== oak ==
==> flow/design.v <==
module oppo (
    input [31:0] in,
    input        cin,
    output [31:0] in_abs
);
    assign in_abs = ({32{cin}} ^ in) + $unsigned(cin);
endmodule
module lzd_4 (
    input [3:0] in,
    output [1:0] out,
    output       zero
);
    assign zero = ~(|in); 
    assign out[0] = (in[2] | ~in[1]) & ~in[3];
    assign out[1] = ~(in[3] | in[2]);
endmodule
module lzd_16 (
    input [15:0] in,
    output [3:0] out,
    output       zero
);
    wire [3:0] z;
    wire [1:0] out_2 [3:0];
    lzd_4 lzd_4_0(in[15:12], out_2[0], z[0]);
    lzd_4 lzd_4_1(in[11: 8], out_2[1], z[1]);
    lzd_4 lzd_4_2(in[ 7: 4], out_2[2], z[2]);
    lzd_4 lzd_4_3(in[ 3: 0], out_2[3], z[3]);
    assign out[2] = z[0] & (~z[1] | z[2] & ~z[3]);
    assign out[3] = z[0] & z[1] & (~z[2] | ~z[3]);
    assign out[1:0] = {2{~out[3] & ~out[2]}} & out_2[0]
                    | {2{~out[3] &  out[2]}} & out_2[1]
                    | {2{ out[3] & ~out[2]}} & out_2[2]
                    | {2{ out[3] &  out[2]}} & out_2[3];
    assign zero = &z;
endmodule
module lzd_32 (
    input [31:0] in,
    output [4:0] out,
    output       zero
);
    wire [1:0] z;
    wire [3:0] out_3_0 [1:0];
    lzd_16 lzd_16_0(in[31:16], out_3_0[0], z[0]);
    lzd_16 lzd_16_1(in[15: 0], out_3_0[1], z[1]);
    assign out[4] = z[0];
    assign out[3:0] = {4{~z[0]}} & out_3_0[0] |
                      {4{ z[0]}} & out_3_0[1];
    assign zero = z[0] & z[1];
endmodule
module divider (
    input div_clk,
    input resetn,
    input div,
    input div_signed,
    input [31:0] x,
    input [31:0] y,
    output [31:0] s,
    output [31:0] r,
    output complete
);
    (*MAX_FANOUT = 50*) reg [64:0] rem;
    reg [31:0] quot;
    reg [31:0] quotM;
    reg [32:0] divisor;
    reg [ 5:0] cout;
    (*MAX_FANOUT = 50*) reg [ 4:0] current_state;
    reg [ 4:0] next_state;
    reg [31:0] x_abs_reg;
    reg [31:0] y_abs_reg;
    wire [31:0] s_abs;
    wire [31:0] r_abs;
    wire s_sign;
    wire r_sign;
    wire [31:0] x_abs;
    wire [31:0] y_abs;
    oppo oppo1(x, x[31] & div_signed, x_abs);
    oppo oppo2(y, y[31] & div_signed, y_abs);
    assign s_sign = x[31] ^ y[31];
    assign r_sign = x[31];
    always @(posedge div_clk) begin
        if (~resetn) begin
            x_abs_reg <= 0;
            y_abs_reg <= 0;
        end
        else if (current_state[0] & div)
            x_abs_reg <= x_abs;
            y_abs_reg <= y_abs;
    end
    wire [31:0] lzd_in;
    wire [ 4:0] lzd_out;
    wire [ 5:0] shft_amt;
    wire long_shft;
    wire short_shft;
    wire [ 5:0] lzd_shamt;
    wire [ 5:0] min_shamt;
    wire quot_one;
    wire [32:0] result;  
    wire zero;
    wire [64:0] shft_src;
    wire [64:0] shft_out;
    wire [32:0] add_A;
    wire [32:0] add_B;
    wire cin;
    wire [32:0] add_out;
    wire final_shift;
    reg  [5:0] first_shft;
    always @(posedge div_clk) begin
        if (~resetn)
            first_shft <= 6'b0;
        else if (current_state[1])
            first_shft <= shft_amt;
    end
    assign final_shift = cout <= lzd_shamt;
    assign shft_src = (current_state[1]) ? {33'b0, x_abs_reg}
                                         : rem;
    assign shft_out = shft_src << shft_amt;
    assign long_shft = ~(rem[64] ^ rem[63]);
    assign short_shft = rem[64] ^ rem[63];
    assign quot_one = shft_out[64] ^ shft_out[63];
    assign lzd_shamt = {zero, {5{~zero}} & lzd_out};
    assign min_shamt  = (~final_shift) ? lzd_shamt : cout;
    assign shft_amt = {6{short_shft}} & 6'b1
                    | {6{long_shft }} & min_shamt;
    assign lzd_in = (current_state[1]) ? y_abs_reg : rem[63:32] ^ {32{rem[64]}};
    assign add_A = shft_out[64:32];
    assign add_B = {33{~rem[64]}} ^ divisor;
    assign cin   = ~rem[64];
    assign add_out = add_A + add_B + $unsigned(cin);
    assign result = (quot_one) ? add_out
                               : shft_out[64:32];
    lzd_32 lzd(lzd_in, lzd_out, zero);
    always @(posedge div_clk) begin
        if (~resetn)
            divisor <= 33'b0;
        else if (current_state[1])
            divisor <= {1'b0, y_abs_reg << lzd_out};
    end
    always @(posedge div_clk) begin
        if (~resetn)
            rem <= 65'b0;
        else if (current_state[1])
            rem <= shft_out;
        else if (current_state[2])
            rem <= {result, rem[30:0], 1'b0};
    end
    wire [31:0] shft_quot = quot << shft_amt[4:0];
    wire [31:0] shft_quotM = ~(~quotM << shft_amt[4:0]);
    always @(posedge div_clk) begin
        if (~resetn | current_state[0]) begin
            quot  <= 32'b0;
            quotM <= 32'b0;
        end
        else if (current_state[2]) begin
            if (~shft_out[64] | shft_out[64] & shft_out[63]) 
                quot <= {shft_quot[31:1], ~shft_out[64] & shft_out[63]};
            else 
                quot <= {shft_quotM[31:1], 1'b1};
            if (~shft_out[64] & shft_out[63])
                quotM <= {shft_quot[31:1], 1'b0};
            else
                quotM <= {shft_quotM[31:1], ~(shft_out[64] & ~shft_out[63])};
        end
    end
    always @(posedge div_clk) begin
        if (~resetn | current_state[0])
            cout <= 6'b100000;
        else if (current_state[2])
            cout <= cout - shft_amt;
    end
    localparam IDLE = 5'b00001,
               INIT = 5'b00010,
               QUOT = 5'b00100,
               FIX  = 5'b01000,
               DONE = 5'b10000;
    always @(posedge div_clk) begin
        if (~resetn)
            current_state <= IDLE;
        else
            current_state <= next_state;
    end
    always @(*) begin
        case (current_state)
            IDLE: begin
                if (~resetn) 
                    next_state = IDLE;
                else if (div)
                    next_state = INIT;
                else
                    next_state = IDLE;
            end
            INIT: next_state = QUOT;
            QUOT: begin
                if (final_shift)
                    next_state = FIX;
                else 
                    next_state = QUOT;
            end
            FIX  :next_state = DONE;
            DONE: next_state = IDLE;
            default: next_state = IDLE;
        endcase
    end
    reg [31:0] s_abs_reg;
    reg [31:0] r_abs_reg;
    assign s_abs = (rem[64]) ? quotM : quot;
    assign r_abs = ((rem[64]) ? rem[63:32] + divisor[31:0] : rem[63:32]) >> first_shft;
    always @(posedge div_clk) begin
        if (~resetn) begin
            s_abs_reg <= 0;
            r_abs_reg <= 0;
        end
        else if (current_state[3])
            s_abs_reg <= s_abs;
            r_abs_reg <= r_abs;
    end
    oppo oppo3(s_abs_reg, s_sign & div_signed, s);
    oppo oppo4(r_abs_reg, r_sign & div_signed, r);
    assign complete = current_state[4];
endmodule
clock: 9.24 ns
lec_check: 0
cap_margin: 20
core_margin: 2
core_utilization: 58
cts_cluster_size: 58
setup_slack_margin: 1.14
slew_margin: 20
tns_end_percent: 5
run.sh (not shown) runs the stock make flow with config.mk's settings and CLKGATE_MAP_FILE=.
> inputs changed (oak -> pine)
Settings: an added CELL_PAD_IN_SITES_DETAIL_PLACEMENT of 2; a deleted CTS_CLUSTER_SIZE that had been 58; a deleted TNS_END_PERCENT that had been 5; an added MAX_ROUTING_LAYER of met4; an added MIN_ROUTING_LAYER of met2; a change of CAP_MARGIN from 20 to 35; a change of CORE_UTILIZATION from 58 to 40; a deleted SETUP_SLACK_MARGIN that had been 1.14; a change of SLEW_MARGIN from 20 to 25; an added CTS_CLUSTER_DIAMETER of 90; a change of the clock period (ns, I/O delays scaled along) from 9.24 to 11.8.
--- outcome ---
Of oak and pine, only oak finishes the flow clean. Going from oak to pine, starting density of the core now sits lower, die size now sits higher. Re hold buffer count at CTS: no difference whatsoever between oak and pine. | post-synthesis register bit count | pine vs oak | ≈ equal |.
Edits applied to the flow inputs when going from pine to birch:
Settings: ABC_AREA now 1, previously not set; CTS_CLUSTER_DIAMETER now 264, was 90; CAP_MARGIN now 30, was 35; CELL_PAD_IN_SITES_DETAIL_PLACEMENT now 0, was 2; MAX_ROUTING_LAYER now met5, was met4; MIN_ROUTING_LAYER now met1, was met2; CTS_CLUSTER_SIZE now 12, previously not set.
--- outcome ---
Of pine and birch, only pine never reached the final stage.
pine: aborted in global routing (tool error)
pine -> birch: total die size decreased by a few percent
birch: area share of and-or/or-and cells after synthesis is 0.35 points lower than what pine reported.
Diff pine -> birch: mean instance size in the synthesized netlist fell by about 19%; area of the core dropped 5300 sq um.
Number of placed instances with taps included in birch is about 10% higher than in pine
Synthesized area in birch is about 6% lower than in pine
Synthesized cell count, pine and birch: smaller value in pine
birch vs pine: fraction of the yosys area taken by sequential cells up
NOTE: overall die height in birch falls short of that of pine
birch — post-synthesis share of cell area spent on full adders, half adders and majority gates 0.22 points higher, pine as reference
The following lists how maple was set up differently from birch:
Settings: SLEW_MARGIN: 25 -> 20; MIN_ROUTING_LAYER: met1 -> unset; CTS_CLUSTER_SIZE: 12 -> unset; ABC_AREA: 1 -> unset; CTS_CLUSTER_DIAMETER: 264 -> unset; MAX_ROUTING_LAYER: met5 -> unset; SETUP_SLACK_MARGIN: unset -> 0.16; CORE_UTILIZATION: 40 -> 70; CELL_PAD_IN_SITES_DETAIL_PLACEMENT: 0 -> unset; CAP_MARGIN: 30 -> 20; the clock period (ns, I/O delays scaled along): 11.8 -> 8.92.
[summary]
- Of birch and maple, only birch finishes the flow clean.
- What the final checks of maple revealed, after a flow that finished every stage, was a layout that fails on negative setup slack.
- Measured against maple, the pin count of the biggest net entering global routing of birch comes out at 1.2 times the reference value.
- Of the two values seen for first element of the critical path, current_state[1] was produced by maple and rem[64] by birch.
- In maple, the final non-filler cell area came out 14% above the value in birch.
- For the worst hold slack, maple came in 12 ps lower than birch did.
- Compared with birch, maple degrades via count.
- maple -> birch: number of instances on the worst hold path delta 0, exact match
- When maple is measured against birch, its critical path depth turns out 18 lower.
- Compared to birch, maple leaves less free space in the core.
- Dominant combinational cell family by area after synthesis: simple AND/OR/NAND/NOR gates -> birch, AND-OR/OR-AND gates -> maple
- maple vs. birch: worst slew margin relative to its limit went down by 20 points.
- Compared with birch, maple shows a higher half-perimeter wire length of the detailed placement result.
Setup changes, maple to cedar
Settings: swapping 20 for 30 in CAP_MARGIN; swapping 20 for 0 in SLEW_MARGIN; putting TNS_END_PERCENT at 85 where nothing was set; swapping 70 for 47 in CORE_UTILIZATION; putting ABC_AREA at 1 where nothing was set; putting PLACE_DENSITY at 0.7 where nothing was set; putting CELL_PAD_IN_SITES_DETAIL_PLACEMENT at 1 where nothing was set; putting CORE_ASPECT_RATIO at 0.62 where nothing was set; putting HOLD_SLACK_MARGIN at 0.11 where nothing was set; putting CTS_CLUSTER_SIZE at 92 where nothing was set; clearing SETUP_SLACK_MARGIN, which used to be 0.16; putting GPL_ROUTABILITY_DRIVEN at 1 where nothing was set; swapping 2 for 6 in CORE_MARGIN; swapping 8.92 for 10.4 in the clock period (ns, I/O delays scaled along).
Results
cedar ran to completion and came out clean on the timing, DRC and antenna checks.
Compared with maple, in cedar instance count along the most critical hold path roughly the same; minimum setup slack after placement moved up; post-synthesis net count shows an increase of 698.
cedar vs maple, dominant kind of combinational cell: simple AND/OR/NAND/NOR gates vs AND-OR/OR-AND gates
Vias per cell | cedar below maple
From maple to cedar the numbers moved as follows: cell count after synthesis went up by about 16%, final non-filler cell area went down by 11%, number of non-clock inverters in the layout went up by about 500%.

---

// divider: RTL as listed in full above, without the edits since
make LEC_CHECK=0 CAP_MARGIN=20 CORE_MARGIN=2 CORE_UTILIZATION=40 SLEW_MARGIN=20 finish   # period 9.99 ns
Next try:
--- a/flow/config.mk
+++ b/flow/config.mk
@@ -6,6 +6,11 @@
 export NUM_CORES = 4
 export LEC_CHECK = 0
-export CAP_MARGIN = 20
+export CAP_MARGIN = 30
+export CELL_PAD_IN_SITES_DETAIL_PLACEMENT = 1
 export CORE_MARGIN = 2
 export CORE_UTILIZATION = 40
-export SLEW_MARGIN = 20
+export CTS_CLUSTER_DIAMETER = 264
+export CTS_CLUSTER_SIZE = 12
+export MAX_ROUTING_LAYER = met5
+export MIN_ROUTING_LAYER = met1
+export SLEW_MARGIN = 25
==> flow/constraint.sdc (replaced) <==
create_clock -name core_clock -period 11.8 [get_ports {div_clk}]
set_input_delay 2.3600 -clock core_clock [delete_from_list [all_inputs] [get_ports {div_clk}]]
set_output_delay 2.3600 -clock core_clock [all_outputs]
set_load 0.01 [all_outputs]
After rerunning: The changed run completed without violations; setup slack improves by 0.53 ns; global-route usage came out higher by 1.6 points; non-clock buffer count drops by 59; cell area went down by 3.1%; sequential cell count is unchanged.
Next try:
==> flow/config.mk (replaced) <==
export PLATFORM = sky130hd
export DESIGN_NAME = divider
export DESIGN_NICKNAME = divider
export VERILOG_FILES = /design/flow/design.v
export SDC_FILE = /design/flow/constraint.sdc
export NUM_CORES = 4
export LEC_CHECK = 0
export CAP_MARGIN = 30
export CELL_PAD_IN_SITES_DETAIL_PLACEMENT = 2
export CORE_ASPECT_RATIO = 0.62
export CORE_MARGIN = 6
export CORE_UTILIZATION = 24
export GPL_ROUTABILITY_DRIVEN = 1
export HOLD_SLACK_MARGIN = 0.11
export PLACE_DENSITY = 0.7
export SETUP_SLACK_MARGIN = 1.63
export SLEW_MARGIN = 0
export TNS_END_PERCENT = 85
==> flow/constraint.sdc (replaced) <==
create_clock -name core_clock -period 10.4 [get_ports {div_clk}]
set_input_delay 2.0800 -clock core_clock [delete_from_list [all_inputs] [get_ports {div_clk}]]
set_output_delay 2.0800 -clock core_clock [all_outputs]
set_load 0.01 [all_outputs]
Core utilization is lower by 14 points.
Clock-buffer cell count is higher by 19.
Sequential share of layout area is lower by 2.2 points.
Hold slack gains 0.029 ns.
Register-to-register slack loses 0.41 ns.
Next try:
==> flow/config.mk (replaced) <==
export PLATFORM = sky130hd
export DESIGN_NAME = divider
export DESIGN_NICKNAME = divider
export VERILOG_FILES = /design/flow/design.v
export SDC_FILE = /design/flow/constraint.sdc
export NUM_CORES = 4
export LEC_CHECK = 0
export CAP_MARGIN = 20
export CORE_MARGIN = 2
export CORE_UTILIZATION = 68
export CTS_CLUSTER_DIAMETER = 188
export CTS_CLUSTER_SIZE = 26
export MAX_ROUTING_LAYER = met4
export SLEW_MARGIN = 20
==> flow/constraint.sdc (replaced) <==
create_clock -name core_clock -period 8.72 [get_ports {div_clk}]
set_input_delay 1.7440 -clock core_clock [delete_from_list [all_inputs] [get_ports {div_clk}]]
set_output_delay 1.7440 -clock core_clock [all_outputs]
set_load 0.01 [all_outputs]
Result:
- This time the run completed and failed the layout checks on setup timing
- setup slack got worse by 0.51 ns
- synthesized cell count stays the same
- sequential cell count stays the same
- worst hold slack got worse by 0.018 ns
- cell count shrinks by 19%
- global-route usage grows by 22 points
- cell area shrinks by 8.7%
Next try:
--- a/flow/config.mk
+++ b/flow/config.mk
@@ -8,7 +8,8 @@
 export CAP_MARGIN = 20
 export CORE_MARGIN = 2
-export CORE_UTILIZATION = 68
-export CTS_CLUSTER_DIAMETER = 188
-export CTS_CLUSTER_SIZE = 26
-export MAX_ROUTING_LAYER = met4
+export CORE_UTILIZATION = 71
+export CTS_CLUSTER_DIAMETER = 364
+export CTS_CLUSTER_SIZE = 100
+export PLACE_DENSITY = 0.39
 export SLEW_MARGIN = 20
+export TNS_END_PERCENT = 5
==> flow/constraint.sdc (replaced) <==
create_clock -name core_clock -period 4.75 [get_ports {div_clk}]
set_input_delay 0.9500 -clock core_clock [delete_from_list [all_inputs] [get_ports {div_clk}]]
set_output_delay 0.9500 -clock core_clock [all_outputs]
set_load 0.01 [all_outputs]
Effect: Now the flow died in global routing (GRT-0232). Die size is lower by a few percent. Synthesized cell count does not change. Area after synthesis is unchanged.
Next try:
--- a/flow/config.mk
+++ b/flow/config.mk
@@ -8,8 +8,7 @@
 export CAP_MARGIN = 20
 export CORE_MARGIN = 2
-export CORE_UTILIZATION = 71
+export CORE_UTILIZATION = 66
 export CTS_CLUSTER_DIAMETER = 364
 export CTS_CLUSTER_SIZE = 100
 export PLACE_DENSITY = 0.39
 export SLEW_MARGIN = 20
-export TNS_END_PERCENT = 5
The new run failed in global routing (GRT-0232).
Die size climbs by 7.4%.
Area after synthesis is unchanged.
Synthesized cell count stays the same.
